==> harbor: inputs <==
==> flow/design.v <==
`timescale 1ns / 1ps
`default_nettype none
module counterModN #(
    parameter X = 5,   
    parameter N = 20   
) (
    input wire clk,       
    input wire ce,        
    input wire en,        
    input wire reset,     
    output reg [X-1:0] count  
);
    always @(posedge clk) begin
        if (reset) begin
            count <= 0;
        end else if (ce && en) begin
            if (count == N - 1) begin
                count <= 0;
            end else begin
                count <= count + 1;
            end
        end
    end
endmodule
`timescale 1ns / 1ps
`default_nettype none
module clockDivider #(
    parameter N = 500_000   
)(
    input wire clk,        
    input wire en,         
    input wire rst,        
    output reg clk_out,    
    output wire tick       
);
    wire [31:0] count;     
    counterModN #(.X(32), .N(N)) counterMod (
        .clk(clk),
        .ce(1'b1),
        .reset(rst),
        .en(en),
        .count(count)
    );
    assign tick = (count == N - 1) && !clk_out;
    always @(posedge clk) begin
        if (rst) begin
            clk_out <= 1'b0;
        end else if (count == N - 1) begin
            clk_out <= ~clk_out;
        end
    end
endmodule
`timescale 1ns / 1ps
`default_nettype none
module debouncer(
    input wire clk,        
    input wire ce,         
    input wire rst,        
    input wire in,         
    output wire out         
);
    reg q1, q2, q3;
    always @(posedge clk) begin
        if (rst) begin
            q1 <= 1'b0;
            q2 <= 1'b0;
            q3 <= 1'b0;
        end else if (ce) begin
            q1 <= in;
            q2 <= q1;
            q3 <= q2;
        end 
    end
    assign out = (rst == 1'b1) ? 1'b0 : (q1 & q2 & q3);
endmodule
`timescale 1ns / 1ps
`default_nettype none
module synchronizer(
    input wire clk,       
    input wire ce,        
    input wire rst,       
    input wire in,        
    output wire out       
);
    reg q1, q2;
    always @(posedge clk) begin
        if (rst) begin
            q1 <= 1'b0;
            q2 <= 1'b0;
        end else if (ce) begin
            q1 <= in;
            q2 <= q1;
        end
    end
    assign out = (rst) ? 1'b0 : q2;
endmodule
`timescale 1ns / 1ps
`default_nettype none
module shift_left_register(
    input wire        clk,     
    input wire        ce,      
    input wire        rst,     
    input wire        load,    
    input wire        en,      
    input wire [7:0]  Num,     
    output reg [15:0] Out      
);
    integer i;
    always @(posedge clk) begin
        if (rst) begin
            Out <= 16'b0;
        end else if (ce) begin
            if (load) begin
                Out <= {8'b0, Num};
            end else if (en) begin
                for (i = 15; i > 0; i = i - 1) begin
                    Out[i] <= Out[i - 1];
                end
                Out[0] <= 1'b0;
            end
        end
    end
endmodule
`timescale 1ns / 1ps
`default_nettype none
module shift_right_register(
    input wire clk,          
    input wire ce,           
    input wire rst,          
    input wire load,         
    input wire en,           
    input wire [7:0] Num,    
    output reg [7:0] Out     
);
    integer i;
    always @(posedge clk) begin
        if (rst) begin
            Out <= 8'b0;
        end else if (ce) begin
            if (load) begin
                Out <= Num;   
            end else if (en) begin
                for (i = 7; i > 0; i = i - 1) begin
                    Out[i - 1] <= Out[i];
                end
                Out[7] <= 1'b0;   
            end
        end
    end
endmodule
`timescale 1ns / 1ps
`default_nettype none
module CU(
    input wire b0,        
    input wire z,         
    input wire load,      
    output wire Psel,     
    output wire EP,       
    output wire EA,       
    output wire EB,       
    output wire LA,       
    output wire LB,       
    output wire RstP      
);
    assign Psel = b0;
    assign EP = (b0 & ~load);
    assign EA = (~z | load);
    assign EB = (~z | load);
    assign LA = load;
    assign LB = load;
    assign RstP = load;
endmodule
`timescale 1ns / 1ps
`default_nettype none
module BCD #(
    parameter W = 18   
)(
    input wire [W-1:0] bin,            
    output reg [W+(W-4)/3:0] bcd       
);
    integer i, j;
    always @(bin) begin
        for (i = 0; i <= W + (W-4)/3; i = i + 1) begin
            bcd[i] = 1'b0;
        end
        bcd[W-1:0] = bin;
        for (i = 0; i <= W - 4; i = i + 1) begin
            for (j = 0; j <= i / 3; j = j + 1) begin
                if (bcd[W - i + 4*j -: 4] > 4) begin                   
                    bcd[W - i + 4*j -: 4] = bcd[W - i + 4*j -: 4] + 4'd3;
                end
            end
        end
    end
endmodule
`timescale 1ns / 1ps
`default_nettype none
module seven_seg_decoder(
    input wire en,           
    input wire [3:0] num,    
    output reg [6:0] seg     
);
    always @ (num or en) begin
        if (en) begin
            case(num)
                4'd0: seg = 7'b1000000;   
                4'd1: seg = 7'b1111001;   
                4'd2: seg = 7'b0100100;   
                4'd3: seg = 7'b0110000;   
                4'd4: seg = 7'b0011001;   
                4'd5: seg = 7'b0010010;   
                4'd6: seg = 7'b0000010;   
                4'd7: seg = 7'b1111000;   
                4'd8: seg = 7'b0000000;   
                4'd9: seg = 7'b0010000;   
                default: seg = 7'b1111111;  
            endcase
        end else begin
            seg = 7'b1111111;   
        end
    end
endmodule
`timescale 1ns / 1ps
`default_nettype none
module seven_segment_scroller #(
    parameter DIV = 250000            
)(
    input wire clk,                   
    input wire reset,                 
    input wire button_left,           
    input wire button_right,          
    input wire [19:0] product,        
    input wire sign,                  
    output reg [6:0] seg,             
    output reg [3:0] an               
);
    wire slow_tick;                            
    wire slow_level;
    wire [1:0] switch_position;                
    wire debounced_button_left, debounced_button_right;
    wire final_button_left, final_button_right;
    wire [6:0] segment_internal[4:0];          
    reg [2:0] digit_selection;        
    clockDivider #(DIV) clk_divider (
        .clk(clk),
        .en(1'b1),
        .rst(reset),
        .clk_out(slow_level),
        .tick(slow_tick)
    );
    counterModN #(.X(2), .N(4)) position_counter (
        .clk(clk),
        .ce(slow_tick),
        .reset(reset),
        .en(1'b1),
        .count(switch_position)
    );
    debouncer btn_debouncer_left (
        .clk(clk),
        .ce(slow_tick),
        .rst(reset),
        .in(button_left),
        .out(debounced_button_left)
    );
    synchronizer btn_synchronizer_left (
        .clk(clk),
        .ce(slow_tick),
        .rst(reset),
        .in(debounced_button_left),
        .out(final_button_left)
    );
    debouncer btn_debouncer_right (
        .clk(clk),
        .ce(slow_tick),
        .rst(reset),
        .in(button_right),
        .out(debounced_button_right)
    );
    synchronizer btn_synchronizer_right (
        .clk(clk),
        .ce(slow_tick),
        .rst(reset),
        .in(debounced_button_right),
        .out(final_button_right)
    );
    reg button_right_old, button_left_old;
    reg button_right_raise, button_left_raise;  
    always @(posedge clk) begin
        if (reset) begin
            digit_selection <= 3'b000;
            button_right_old <= 0;
            button_left_old <= 0;
            button_right_raise <= 0;
            button_left_raise <= 0;
        end else if (slow_tick) begin
            button_right_raise <= (button_right_old != final_button_right && final_button_right == 1'b1);
            button_left_raise <= (button_left_old != final_button_left && final_button_left == 1'b1);
            button_right_old <= final_button_right;
            button_left_old <= final_button_left;
            if (button_right_raise) begin
                if (digit_selection > 0) begin
                    digit_selection <= digit_selection - 1;
                end
                button_right_raise <= 0;
            end
            if (button_left_raise) begin
                if (digit_selection < 2) begin
                    digit_selection <= digit_selection + 1;
                end
                button_left_raise <= 0;
            end
        end
    end
    seven_seg_decoder decoder_digit_0 (.en(1'b1), .num(product[3:0]), .seg(segment_internal[0]));
    seven_seg_decoder decoder_digit_1 (.en(1'b1), .num(product[7:4]), .seg(segment_internal[1]));
    seven_seg_decoder decoder_digit_2 (.en(1'b1), .num(product[11:8]), .seg(segment_internal[2]));
    seven_seg_decoder decoder_digit_3 (.en(1'b1), .num(product[15:12]), .seg(segment_internal[3]));
    seven_seg_decoder decoder_digit_4 (.en(1'b1), .num(product[19:16]), .seg(segment_internal[4]));
    always @(*) begin
        case (switch_position)
            2'b00: begin
                an = 4'b1110;
                seg = segment_internal[digit_selection];
            end
            2'b01: begin
                an = 4'b1101;
                seg = segment_internal[digit_selection + 1];
            end
            2'b10: begin
                an = 4'b1011;
                seg = segment_internal[digit_selection + 2];
            end
            2'b11: begin
                an = 4'b0111;
                if (sign == 1)
                    seg = 7'b0111111; 
                else
                    seg = 7'b1111111;
            end
            default: begin
                an = 4'b1111;
                seg = 7'b0000000;
            end
        endcase
    end
endmodule
`timescale 1ns / 1ps
`default_nettype none
module main #(
    parameter MAIN_DIV = 8,      
    parameter SCAN_DIV = 4       
)(
    input wire clk,
    input wire rst,    
    input wire btnC,   
    input wire btnL,   
    input wire btnR,   
    input wire [7:0] num1,   
    input wire [7:0] num2,   
    output wire [6:0] seg,            
    output wire [3:0] an,              
    output wire multiplicationFinished    
);
    wire dividedClock;   
    wire dividedTick;    
    clockDivider #(MAIN_DIV) clockDiv(
        .clk(clk),
        .rst(rst),
        .en(1'b1),
        .clk_out(dividedClock),
        .tick(dividedTick)
    );
    wire [7:0] num1Complement, num2Complement;
    wire [7:0] multiplier, multiplicand;
    wire [7:0] multiplicandShifted;
    wire [15:0] multiplierShifted;
    reg  [15:0] productReg;
    reg signReg;
    wire tempSign;
    wire [19:0] bcdOutput;
    wire [15:0] tempOutput;
    assign num1Complement = ~num1 + 1'b1;
    assign num2Complement = ~num2 + 1'b1;
    assign multiplier = (num1[7] == 1) ? num1Complement : num1;
    assign multiplicand = (num2[7] == 1) ? num2Complement : num2;
    wire enableDebounce, enableSync;
    debouncer debounceInst(
        .clk(clk),
        .ce(dividedTick),
        .rst(rst),
        .in(btnC),
        .out(enableDebounce)
    );
    synchronizer syncInst(
        .clk(clk),
        .ce(dividedTick),
        .rst(rst),
        .in(enableDebounce),
        .out(enableSync)
    );
    wire Psel, EP, EA, EB, LA, LB, RstP;
    shift_right_register shiftRightReg(
        .clk(clk),
        .ce(dividedTick),
        .rst(rst),
        .load(LB),
        .en(EB),
        .Num(multiplicand),
        .Out(multiplicandShifted)
    );
    shift_left_register shiftLeftReg(
        .clk(clk),
        .ce(dividedTick),
        .rst(rst),
        .load(LA),
        .en(EA),
        .Num(multiplier),
        .Out(multiplierShifted)
    );
    CU controlUnit(
        .b0(multiplicandShifted[0]),
        .z(multiplicationFinished),  
        .load(enableSync),
        .Psel(Psel),
        .EP(EP),
        .EA(EA),
        .EB(EB),
        .LA(LA),
        .LB(LB),
        .RstP(RstP)
    );
    assign multiplicationFinished = ~(multiplicandShifted[0] | multiplicandShifted[1] | multiplicandShifted[2] | multiplicandShifted[3] | multiplicandShifted[4] | multiplicandShifted[5] | multiplicandShifted[6] | multiplicandShifted[7]);
    always @(posedge clk) begin
        if (rst) begin
            productReg <= 16'b0;
            signReg <= 1'b0;
        end else if (!dividedTick) begin
            productReg <= productReg;
        end else if (RstP == 1) begin
            productReg <= 16'b0;
            signReg <= (num1[7] ^ num2[7]) && num1 != 0 && num2 != 0;
        end else if (EP == 1) begin
            productReg <= (Psel == 1) ? productReg + multiplierShifted : productReg;
        end else begin
            productReg <= productReg;
        end
    end
    assign tempOutput = productReg;
    assign tempSign = signReg;
    BCD #(16) bcdConverter(
        .bin(tempOutput),
        .bcd(bcdOutput)
    );
    seven_segment_scroller #(SCAN_DIV) sevenSegScroller(
        .clk(clk),
        .reset(rst | RstP),
        .button_left(btnL),
        .button_right(btnR),
        .product(bcdOutput),
        .sign(tempSign),
        .seg(seg),
        .an(an)
    );
endmodule
==> flow/run.sh <==
#!/bin/bash
# the make line also repeats each setting of config.mk as NAME=value (left out here)
make -C /OpenROAD-flow-scripts/flow DESIGN_CONFIG=/design/flow/config.mk WORK_HOME=/design/flow/orfs CLKGATE_MAP_FILE= finish
==> flow/config.mk <==
export PLATFORM = sky130hd
export DESIGN_NAME = main
export DESIGN_NICKNAME = main
export VERILOG_FILES = /design/flow/design.v
export SDC_FILE = /design/flow/constraint.sdc
export NUM_CORES = 4
export LEC_CHECK = 0
export ABC_AREA = 1
export CAP_MARGIN = 40
export CORE_MARGIN = 2
export CORE_UTILIZATION = 64
export CTS_CLUSTER_DIAMETER = 33
export CTS_CLUSTER_SIZE = 71
export GPL_ROUTABILITY_DRIVEN = 1
export SETUP_SLACK_MARGIN = 0.58
export SLEW_MARGIN = 15
==> flow/constraint.sdc <==
create_clock -name core_clock -period 11.2 [get_ports {clk}]
set_input_delay 2.2400 -clock core_clock [delete_from_list [all_inputs] [get_ports {clk}]]
set_output_delay 2.2400 -clock core_clock [all_outputs]
set_load 0.01 [all_outputs]
==> delta: changes against harbor <==
- ABC_AREA: 1 -> 0
- CORE_UTILIZATION: 64 -> 69
- CTS_CLUSTER_SIZE: 71 -> unset
- PLACE_DENSITY_LB_ADDON: unset -> 0.11
- SETUP_SLACK_MARGIN: 0.58 -> unset
==> flow/constraint.sdc (replaced) <==
create_clock -name core_clock -period 7.38 [get_ports {clk}]
set_input_delay 1.4760 -clock core_clock [delete_from_list [all_inputs] [get_ports {clk}]]
set_output_delay 1.4760 -clock core_clock [all_outputs]
set_load 0.01 [all_outputs]
==> summary of the runs <==
- harbor ran to the end with no violations. delta did not get past 4_1_cts with DPL-0033.
- Against harbor, the die size of delta is higher by 11%.
- In harbor the synthesized cell count is larger than in delta, by 2.8%.
- Between delta and harbor, the lower synthesized area is in harbor (gap 20%, measured against harbor).

* * *

==> build 57 <==
RTL: the design.v shown in full above, as it stands there.
Settings: LEC_CHECK=0, ABC_AREA=1, CAP_MARGIN=20, CORE_MARGIN=2, CORE_UTILIZATION=60, CTS_CLUSTER_DIAMETER=91, CTS_CLUSTER_SIZE=73, HOLD_SLACK_MARGIN=-0.09, PLACE_DENSITY=0.6, SETUP_SLACK_MARGIN=-0.51, SLEW_MARGIN=20; clock period 7.72 ns.
run.sh (not shown) runs the stock make flow with config.mk's settings and CLKGATE_MAP_FILE=.
==> build 5: changes against build 57 <==
- CORE_ASPECT_RATIO: default -> 0.5
- CORE_UTILIZATION: 60 -> 22
- CTS_CLUSTER_DIAMETER: 91 -> 389
- CTS_CLUSTER_SIZE: 73 -> 100
- HOLD_SLACK_MARGIN: -0.09 -> default
- PLACE_DENSITY: 0.6 -> default
- SETUP_SLACK_MARGIN: -0.51 -> default
- SLEW_MARGIN: 20 -> 30
- TNS_END_PERCENT: default -> 15
==> flow/constraint.sdc (replaced) <==
create_clock -name core_clock -period 20.0 [get_ports {clk}]
set_input_delay 4.0000 -clock core_clock [delete_from_list [all_inputs] [get_ports {clk}]]
set_output_delay 4.0000 -clock core_clock [all_outputs]
set_load 0.01 [all_outputs]
==> comparison table <==
Detailed-routing wirelength on met1: build 5 14500 um; build 57 16300 um
Status: build 5 timing/DRC/antenna clean; build 57 complete, but fails checks
Reasons for failing layout checks: build 5 -; build 57 negative setup slack
Crit path DRT: build 5 16000 ps; build 57 6180 ps
Final-stage net count: build 5 2253; build 57 2575
OpenROAD warning count: build 5 81; build 57 86
CTS resizes: build 5 0; build 57 163
Register share of the cell area: build 5 0.181; build 57 0.149
Die x size: build 5 343 um; build 57 149 um
Proportion of power drawn by combinational gates: build 5 0.074; build 57 0.077
Global routing met3 resource utilization: build 5 0.0140; build 57 0.0425
Multi-input combinational gate total: build 5 1594; build 57 1595
Detailed route wirelength on metal3: build 5 973 um; build 57 2950 um
Slowest Stage Delay on Critical Path: build 5 530 ps; build 57 360 ps
Worst Tran Pin Value: build 5 808 ps; build 57 1090 ps
Clock buffers: build 5 17; build 57 19
Internal power: build 5 0.459 mW; build 57 1.23 mW
Combinational-cell power consumption: build 5 0.0460 mW; build 57 0.126 mW
Number of buffers other than clock buffers in the final layout: build 5 38; build 57 359
Setup Fix Bufs, Post-CTS: build 5 0; build 57 66
Die Y-Extent: build 5 174 um; build 57 149 um

* * *

==> quartz <==
// main: RTL as listed in full above, without the edits since
export LEC_CHECK = 0
export ABC_AREA = 1
export CAP_MARGIN = 20
export CORE_MARGIN = 2
export CORE_UTILIZATION = 40
export PLACE_DENSITY = 0.6
export SLEW_MARGIN = 20
create_clock -name core_clock -period 20.0 [get_ports {clk}]
==> tundra: changes against quartz <==
--- a/flow/config.mk
+++ b/flow/config.mk
@@ -8,6 +8,14 @@
 export ABC_AREA = 1
 export CAP_MARGIN = 20
-export CORE_MARGIN = 2
+export CELL_PAD_IN_SITES_DETAIL_PLACEMENT = 2
+export CORE_ASPECT_RATIO = 1.1
+export CORE_MARGIN = 9
 export CORE_UTILIZATION = 40
-export PLACE_DENSITY = 0.6
-export SLEW_MARGIN = 20
+export CTS_CLUSTER_DIAMETER = 310
+export CTS_CLUSTER_SIZE = 69
+export HOLD_SLACK_MARGIN = 0.15
+export MAX_ROUTING_LAYER = met4
+export MIN_ROUTING_LAYER = met2
+export PLACE_DENSITY_LB_ADDON = 0.03
+export SETUP_SLACK_MARGIN = 2.52
+export SLEW_MARGIN = 5
==> qor summary <==
                                                                                                          quartz                        tundra
Number of gates on the worst path with buffers counted                                                         70                            78
Startpoint of the lowest-slack hold path                         sevenSegScroller.clk_divider.counterMod.count[0]  clockDiv.counterMod.count[0]
Met3 track demand over resource in global routing                                                          0.0273                         0.553
Final WL                                                                                                  29.9 mm                       62.7 mm
Worst-case register-to-register setup slack                                                              15.88 ns                      14.91 ns
Worst-margin pin slew                                                                                     1.05 ns                       1.02 ns
Internal                                                                                                 0.496 mW                      0.466 mW
Die ar.                                                                                               0.0331 mm^2                   0.0384 mm^2
Reg power frac                                                                                              0.412                         0.405
Status                                                                                    complete, no violations       complete, no violations
Non-clk buf share                                                                                          0.0255                        0.0268
Worst skew pair latency                                                                                   0.42 ns                       0.45 ns
Maximum vdd drop                                                                                          78.8 uV                       68.9 uV
Switching Share                                                                                             0.231                         0.292
Minimum clock period                                                                                     13.67 ns                      16.34 ns
Detailed placer's ending HPWL                                                                             23.7 mm                       40.1 mm
Final worst path period share                                                                               0.683                         0.817
Buffering stage count on the worst path with inverters included                                                13                            15
Detailed router's first-iteration violation count                                                             693                         4,964
Worst rel slew slack                                                                                        0.297                         0.313
Proportion of cell area spent on the clock network                                                         0.0453                        0.0417
Clock Power                                                                                              0.333 mW                      0.331 mW
Clock network fraction of design power                                                                      0.516                         0.503
Switching Power                                                                                          0.149 mW                      0.192 mW
Combinational Power Share                                                                                   0.072                         0.091
Overall track demand over capacity in global routing                                                        0.184                         0.512
No activity file was given, so power comes from the tool's default toggle rates.
